==> run P <==
==> flow/design.v (excerpt) <==
module top (
	input sysclk,     
	input rst,        
	input button_in,
	input [15:0] student_id,
	output[3:0] D5_out,	
	output[3:0] D4_out,	
	output[3:0] D3_out,	
	output[3:0] D2_out,	
	output[3:0] D1_out		
);
Settings: LEC_CHECK=0, ABC_AREA=1, CAP_MARGIN=30, CELL_PAD_IN_SITES_DETAIL_PLACEMENT=1, CELL_PAD_IN_SITES_GLOBAL_PLACEMENT=1, CORE_ASPECT_RATIO=0.64, CORE_MARGIN=2, CORE_UTILIZATION=22, CTS_CLUSTER_DIAMETER=167, CTS_CLUSTER_SIZE=77, MAX_ROUTING_LAYER=met4, MIN_ROUTING_LAYER=met2, PLACE_DENSITY=0.41, SETUP_SLACK_MARGIN=-1.82, SLEW_MARGIN=40, TNS_END_PERCENT=100; clock period 31.2 ns.
run.sh (not shown) runs the stock make flow with config.mk's settings and CLKGATE_MAP_FILE=.
==> run X: changes against run P <==
- CAP_MARGIN: 30 -> 20
- CELL_PAD_IN_SITES_DETAIL_PLACEMENT: 1 -> unset
- CELL_PAD_IN_SITES_GLOBAL_PLACEMENT: 1 -> unset
- CORE_ASPECT_RATIO: 0.64 -> unset
- CORE_UTILIZATION: 22 -> 71
- CTS_CLUSTER_DIAMETER: 167 -> unset
- CTS_CLUSTER_SIZE: 77 -> 40
- HOLD_SLACK_MARGIN: unset -> -0.09
- MAX_ROUTING_LAYER: met4 -> unset
- MIN_ROUTING_LAYER: met2 -> unset
- PLACE_DENSITY: 0.41 -> unset
- SETUP_SLACK_MARGIN: -1.82 -> unset
- SLEW_MARGIN: 40 -> 20
- TNS_END_PERCENT: 100 -> unset
==> flow/constraint.sdc (replaced) <==
create_clock -name core_clock -period 12.3 [get_ports {sysclk}]
set_input_delay 2.4600 -clock core_clock [delete_from_list [all_inputs] [get_ports {sysclk}]]
set_output_delay 2.4600 -clock core_clock [all_outputs]
set_load 0.01 [all_outputs]
==> run R: changes against run P <==
- ABC_AREA: 1 -> unset
- CAP_MARGIN: 30 -> 20
- CELL_PAD_IN_SITES_DETAIL_PLACEMENT: 1 -> unset
- CELL_PAD_IN_SITES_GLOBAL_PLACEMENT: 1 -> unset
- CORE_ASPECT_RATIO: 0.64 -> unset
- CORE_UTILIZATION: 22 -> 30
- CTS_CLUSTER_DIAMETER: 167 -> 395
- CTS_CLUSTER_SIZE: 77 -> 99
- MAX_ROUTING_LAYER: met4 -> unset
- MIN_ROUTING_LAYER: met2 -> unset
- PLACE_DENSITY: 0.41 -> unset
- SETUP_SLACK_MARGIN: -1.82 -> unset
- SLEW_MARGIN: 40 -> 20
- TNS_END_PERCENT: 100 -> unset
==> flow/constraint.sdc (replaced) <==
create_clock -name core_clock -period 25.0 [get_ports {sysclk}]
set_input_delay 5.0000 -clock core_clock [delete_from_list [all_inputs] [get_ports {sysclk}]]
set_output_delay 5.0000 -clock core_clock [all_outputs]
set_load 0.01 [all_outputs]
==> run H: changes against run P <==
- ABC_AREA: 1 -> unset
- CAP_MARGIN: 30 -> 20
- CELL_PAD_IN_SITES_DETAIL_PLACEMENT: 1 -> unset
- CELL_PAD_IN_SITES_GLOBAL_PLACEMENT: 1 -> unset
- CORE_ASPECT_RATIO: 0.64 -> unset
- CORE_UTILIZATION: 22 -> 57
- CTS_CLUSTER_DIAMETER: 167 -> 365
- CTS_CLUSTER_SIZE: 77 -> 14
- MAX_ROUTING_LAYER: met4 -> unset
- MIN_ROUTING_LAYER: met2 -> unset
- PLACE_DENSITY: 0.41 -> unset
- SETUP_SLACK_MARGIN: -1.82 -> unset
- SLEW_MARGIN: 40 -> 20
- TNS_END_PERCENT: 100 -> unset
==> flow/constraint.sdc (replaced) <==
create_clock -name core_clock -period 12.0 [get_ports {sysclk}]
set_input_delay 2.4000 -clock core_clock [delete_from_list [all_inputs] [get_ports {sysclk}]]
set_output_delay 2.4000 -clock core_clock [all_outputs]
set_load 0.01 [all_outputs]
==> comparison table <==
Run status: run P complete, no violations; run X stopped before the end; run H failed layout checks; run R complete, no violations
Stage where the flow stopped: run P -; run X global routing (5_1_grt); run H -; run R -
Layout check failures: run P -; run X -; run H setup timing; run R -
Total negative setup slack: run P 0 ps; run X -; run H -5450 ps; run R 0 ps
Crit path max fanout: run P 46; run X -; run H 6; run R 31
N_taps: run P 1406; run X -; run H 532; run R 1040
Arr. time, crit path: run P 16860 ps; run X -; run H 10260 ps; run R 14710 ps
Top cell area share: run P 0.1614; run X 0.1614; run H 0.1608; run R 0.1608
R2r worst-path depth: run P 43; run X -; run H 42; run R 40
Multi-Input Combinational: run P 2573; run X -; run H 2422; run R 2422
Yosys simple share: run P 0.3527; run X 0.3527; run H 0.2496; run R 0.2496
Most common cell on crit path: run P sky130_fd_sc_hd__nand2_1; run X -; run H sky130_fd_sc_hd__buf_4; run R -
WP depth: run P 95; run X -; run H 51; run R 51
Cell variety after synth: run P 61; run X 61; run H 129; run R 129
Total wire length: run P 87060 um; run X -; run H 74160 um; run R 62030 um
DIE HEIGHT: run P 265.2 um; run X 185.7 um; run H 207.2 um; run R 284.0 um

* * *

==> willow: inputs <==
==> flow/design.v <==
module rtcClkDivider (
	input sys_clk,
	input rst,
	output tick_500Hz,  
	output tick_5s      
);
reg [10:0]counter1;
reg [128:0] counter2;
parameter KEYCHANGE_PERIOD = 5 ;   
localparam [128:0] ctrl = KEYCHANGE_PERIOD*10;
always @(posedge sys_clk) begin
	if (rst) begin
		counter1 <= 0;
		counter2 <= 0;
	end
	else begin
		if (counter1==999) begin
			counter1 <=counter1+1;
		end
		else if (counter1==1999) begin
			counter1 <=0;
		end
		else begin
			counter1<=counter1+1;
		end
		if (counter2==(ctrl/2-1)) begin
			counter2 <=counter2+1;
		end
		else if (counter2==(ctrl-1)) begin
			counter2 <=0;
		end
		else begin
			counter2 <=counter2+1;
		end
	end
end
assign tick_500Hz = !rst && (counter1==999) ;
assign tick_5s = !rst && (counter2==(ctrl/2-1)) ;
endmodule
module timekeeper (
	input clk,     
	input rst,
	input en,
	output[15:0] cur_time	
);
reg [15:0] ct;
always @(posedge clk) begin
	if (rst) begin
		ct <= 0;
	end
	else if (en) begin
		if (ct==16'b1111111111111111) begin
			ct<=0;
		end
		else begin
			ct<=ct+1;
		end
	end
end
assign cur_time =ct ;
endmodule
module hasher (
	input clk,     
	input rst,
	input en,
	input [15:0] cur_time,
	input [15:0] student_id,
	output [15:0] cur_hash	
);
reg [31:0] prev_hash;
reg [15:0] curhash;
always @(*) begin
	prev_hash=cur_hash;
	prev_hash=(cur_time^student_id)-prev_hash;
	prev_hash=prev_hash*prev_hash;
	prev_hash=prev_hash>>8;
	prev_hash=prev_hash & 16'b1111111111111111;
end
always @(posedge clk) begin
	if (rst) begin
		curhash <= 0;
	end
	else if (en) begin
		curhash <= prev_hash[15:0];
	end
end
assign cur_hash = curhash ;
endmodule
module buttonFsm (
	input clk,
	input rst,
	input en,
	input button,    
	output stateful_button
);
reg sb;
reg [1:0] state;
always @(posedge clk) begin
	if (rst) begin
		state <= 0;
	end
	else if (en) begin
	case(state)
	0:
	begin
		if (button) begin
			state <=3;
		end
		else begin
			state <=0;	
		end	
	end
	1:
	begin
		if (button) begin
			state <=2;
		end
		else begin
			state <=1;	
		end	
	end
	2:
	begin
		if (button) begin
			state <=2;
		end
		else begin
			state <=0;	
		end	
	end
	3:
	begin
		if (button) begin
			state <=3;
		end
		else begin
			state <=1;	
		end	
	end
	default: begin
	end
	endcase
	end
end
always @(state or button) begin
	sb=0;
	case(state)
	0:
	begin
		if (button) begin
			sb=1;
		end
		else begin
			sb=0;	
		end	
	end
	1:
	begin
		if (button) begin
			sb=0;
		end
		else begin
			sb=1;	
		end	
	end
	2:
	begin
		if (button) begin
			sb=0;
		end
		else begin
			sb=0;
		end	
	end
	3:
	begin
		if (button) begin
			sb=1;
		end
		else begin
			sb=1;
		end	
	end
	default:
	 begin
	end
	endcase
end
assign stateful_button = sb ;
endmodule
module b16toBCD (
	input [15:0] to_display,
	input enable,
	output [3:0] D5,	
	output [3:0] D4,	
	output [3:0] D3,	
	output [3:0] D2,	
	output [3:0] D1	
);
	reg [15:0] temp;
	reg [3:0] t5;	
	reg [3:0] t4;
	reg [3:0] t3;
	reg [3:0] t2;
	reg [3:0] t1;
	always @(enable or to_display) begin
		temp = to_display ;
		if (enable==0) begin
			t5 = 4'b1111 ;
			t4 = 4'b1111 ;
			t3 = 4'b1111 ;
			t2 = 4'b1111 ;
			t1 = 4'b1111 ;
		end	
		else begin
			t1 = temp % 10 ;
			temp =temp/10 ;
			t2 = temp % 10 ;
			temp =temp/10 ;
			t3 = temp % 10 ;
			temp =temp/10 ;
			t4 = temp % 10 ;
			temp =temp/10 ;
			t5 = temp % 10 ;
		end
	end
	assign D5 =t5 ;
	assign D4 = t4 ;
	assign D3 = t3 ;
	assign D2 =  t2;
	assign D1 = t1 ;
endmodule
module top (
	input sysclk,     
	input rst,        
	input button_in,
	input [15:0] student_id,
	output[3:0] D5_out,	
	output[3:0] D4_out,	
	output[3:0] D3_out,	
	output[3:0] D2_out,	
	output[3:0] D1_out		
);
wire tick500;
wire tick5s;
wire [15:0] curtime;
wire [15:0] curhash;
wire disp;
rtcClkDivider clkd(
	.sys_clk(sysclk),    
	.rst(rst),
	.tick_500Hz(tick500), 
	.tick_5s(tick5s)
	);
timekeeper timekep(
	.clk(sysclk),    
	.rst(rst),
	.en(tick5s),
	.cur_time(curtime)	
	);
hasher hs(
	.clk(sysclk),  
	.rst(rst),
	.en(tick5s),
	.cur_time(curtime),
	.student_id(student_id),
	.cur_hash(curhash)	
	);
buttonFsm button(
	.clk(sysclk),
	.rst(rst),
	.en(tick500),
	.button(button_in),    
	.stateful_button(disp)
	);
b16toBCD display(
	.to_display(curhash),
	.enable(disp),
	.D5(D5_out),	
	.D4(D4_out),
	.D3(D3_out),
	.D2(D2_out),
	.D1(D1_out)
	);
endmodule
==> flow/run.sh <==
#!/bin/bash
# the make line also repeats each setting of config.mk as NAME=value (left out here)
make -C /OpenROAD-flow-scripts/flow DESIGN_CONFIG=/design/flow/config.mk WORK_HOME=/design/flow/orfs CLKGATE_MAP_FILE= finish
==> flow/config.mk <==
export PLATFORM = sky130hd
export DESIGN_NAME = top
export DESIGN_NICKNAME = top
export VERILOG_FILES = /design/flow/design.v
export SDC_FILE = /design/flow/constraint.sdc
export NUM_CORES = 4
export LEC_CHECK = 0
export ABC_AREA = 1
export CAP_MARGIN = 20
export CELL_PAD_IN_SITES_DETAIL_PLACEMENT = 2
export CELL_PAD_IN_SITES_GLOBAL_PLACEMENT = 3
export CORE_ASPECT_RATIO = 0.81
export CORE_MARGIN = 2
export CORE_UTILIZATION = 65
export GPL_ROUTABILITY_DRIVEN = 0
export GPL_TIMING_DRIVEN = 1
export MAX_ROUTING_LAYER = met4
export MIN_ROUTING_LAYER = met2
export PLACE_DENSITY_LB_ADDON = 0.03
export SETUP_SLACK_MARGIN = 5.0
export SLEW_MARGIN = 30
==> flow/constraint.sdc <==
create_clock -name core_clock -period 24.7 [get_ports {sysclk}]
set_input_delay 4.9400 -clock core_clock [delete_from_list [all_inputs] [get_ports {sysclk}]]
set_output_delay 4.9400 -clock core_clock [all_outputs]
set_load 0.01 [all_outputs]
==> lagoon (differences from willow) <==
CELL_PAD_IN_SITES_DETAIL_PLACEMENT = default   (was 2)
CELL_PAD_IN_SITES_GLOBAL_PLACEMENT = default   (was 3)
CORE_ASPECT_RATIO = default   (was 0.81)
CORE_UTILIZATION = 71   (was 65)
CTS_CLUSTER_SIZE = 74   (was default)
GPL_ROUTABILITY_DRIVEN = default   (was 0)
GPL_TIMING_DRIVEN = default   (was 1)
HOLD_SLACK_MARGIN = -0.09   (was default)
MAX_ROUTING_LAYER = default   (was met4)
MIN_ROUTING_LAYER = default   (was met2)
PLACE_DENSITY_LB_ADDON = default   (was 0.03)
SETUP_SLACK_MARGIN = default   (was 5.0)
SLEW_MARGIN = 20   (was 30)
==> flow/constraint.sdc (replaced) <==
create_clock -name core_clock -period 12.3 [get_ports {sysclk}]
set_input_delay 2.4600 -clock core_clock [delete_from_list [all_inputs] [get_ports {sysclk}]]
set_output_delay 2.4600 -clock core_clock [all_outputs]
set_load 0.01 [all_outputs]
==> violet (differences from willow) <==
CELL_PAD_IN_SITES_DETAIL_PLACEMENT = default   (was 2)
CELL_PAD_IN_SITES_GLOBAL_PLACEMENT = default   (was 3)
CORE_ASPECT_RATIO = default   (was 0.81)
CORE_UTILIZATION = 19   (was 65)
CTS_CLUSTER_DIAMETER = 301   (was default)
CTS_CLUSTER_SIZE = 98   (was default)
GPL_ROUTABILITY_DRIVEN = default   (was 0)
GPL_TIMING_DRIVEN = default   (was 1)
MAX_ROUTING_LAYER = default   (was met4)
MIN_ROUTING_LAYER = default   (was met2)
PLACE_DENSITY_LB_ADDON = default   (was 0.03)
SLEW_MARGIN = 20   (was 30)
==> flow/constraint.sdc (replaced) <==
create_clock -name core_clock -period 25.0 [get_ports {sysclk}]
set_input_delay 5.0000 -clock core_clock [delete_from_list [all_inputs] [get_ports {sysclk}]]
set_output_delay 5.0000 -clock core_clock [all_outputs]
set_load 0.01 [all_outputs]
==> results <==
quantity                                                                               violet                      lagoon                        willow
Count of input and output buffers                                                          38                          38                             -
Primary FF master, synth                                             sky130_fd_sc_hd__dfxtp_1    sky130_fd_sc_hd__dfxtp_1      sky130_fd_sc_hd__dfxtp_1
Horizontal die dimension                                                               355 µm                      186 µm                        215 µm
Max Buffers Root-to-Sink                                                                    2                           2                             -
Clock buffer count from CTS                                                                17                          17                             -
Pre-Place Util                                                                          19.2%                       72.1%                         66.0%
Quantity of hold-fixing buffers added after cts                                             0                           0                             -
Root cell of the clock tree                                        sky130_fd_sc_hd__clkbuf_16  sky130_fd_sc_hd__clkbuf_16                             -
Total instance count after detailed placement                                            5160                        4433                             -
Area of the core                                                                   122000 µm²                   32500 µm²                     35500 µm²
Pre-CTS setup slack                                                                   4900 ps                    -2470 ps                             -
Postcts setup bufs                                                                          3                          80                             -
Outcome                                                               complete, no violations      stopped before the end        stopped before the end
Last stage reached                                                                          -              global routing  global placement without I/O
Chip area line of the yosys report                                                  23400 µm²                   23400 µm²                     23400 µm²
Quantity of gates resized following cts                                                     6                         200                             -
Chip area                                                                          126000 µm²                   34500 µm²                     37600 µm²
Post-place instance area                                                            25600 µm²                   27900 µm²                             -
Fraction of synthesized cell area taken by the top area cell type                       16.1%                       16.1%                         16.1%
Placed wire-length estimate after detailed placement                                 50100 µm                    59400 µm                             -
Combined area of all synthesized cells                                              23400 µm²                   23400 µm²                     23400 µm²
Die height                                                                             355 µm                      186 µm                        175 µm
Number of clock sinks seen by CTS                                                         176                         176                             -
Boundary pin count                                                                         39                          39                             -
Number of standard-cell rows in the floorplan                                             128                          66                            62
Routability Congestion                                                                  0.856                       0.930                             -
Level count of the clock H-tree                                                             4                           4                             -
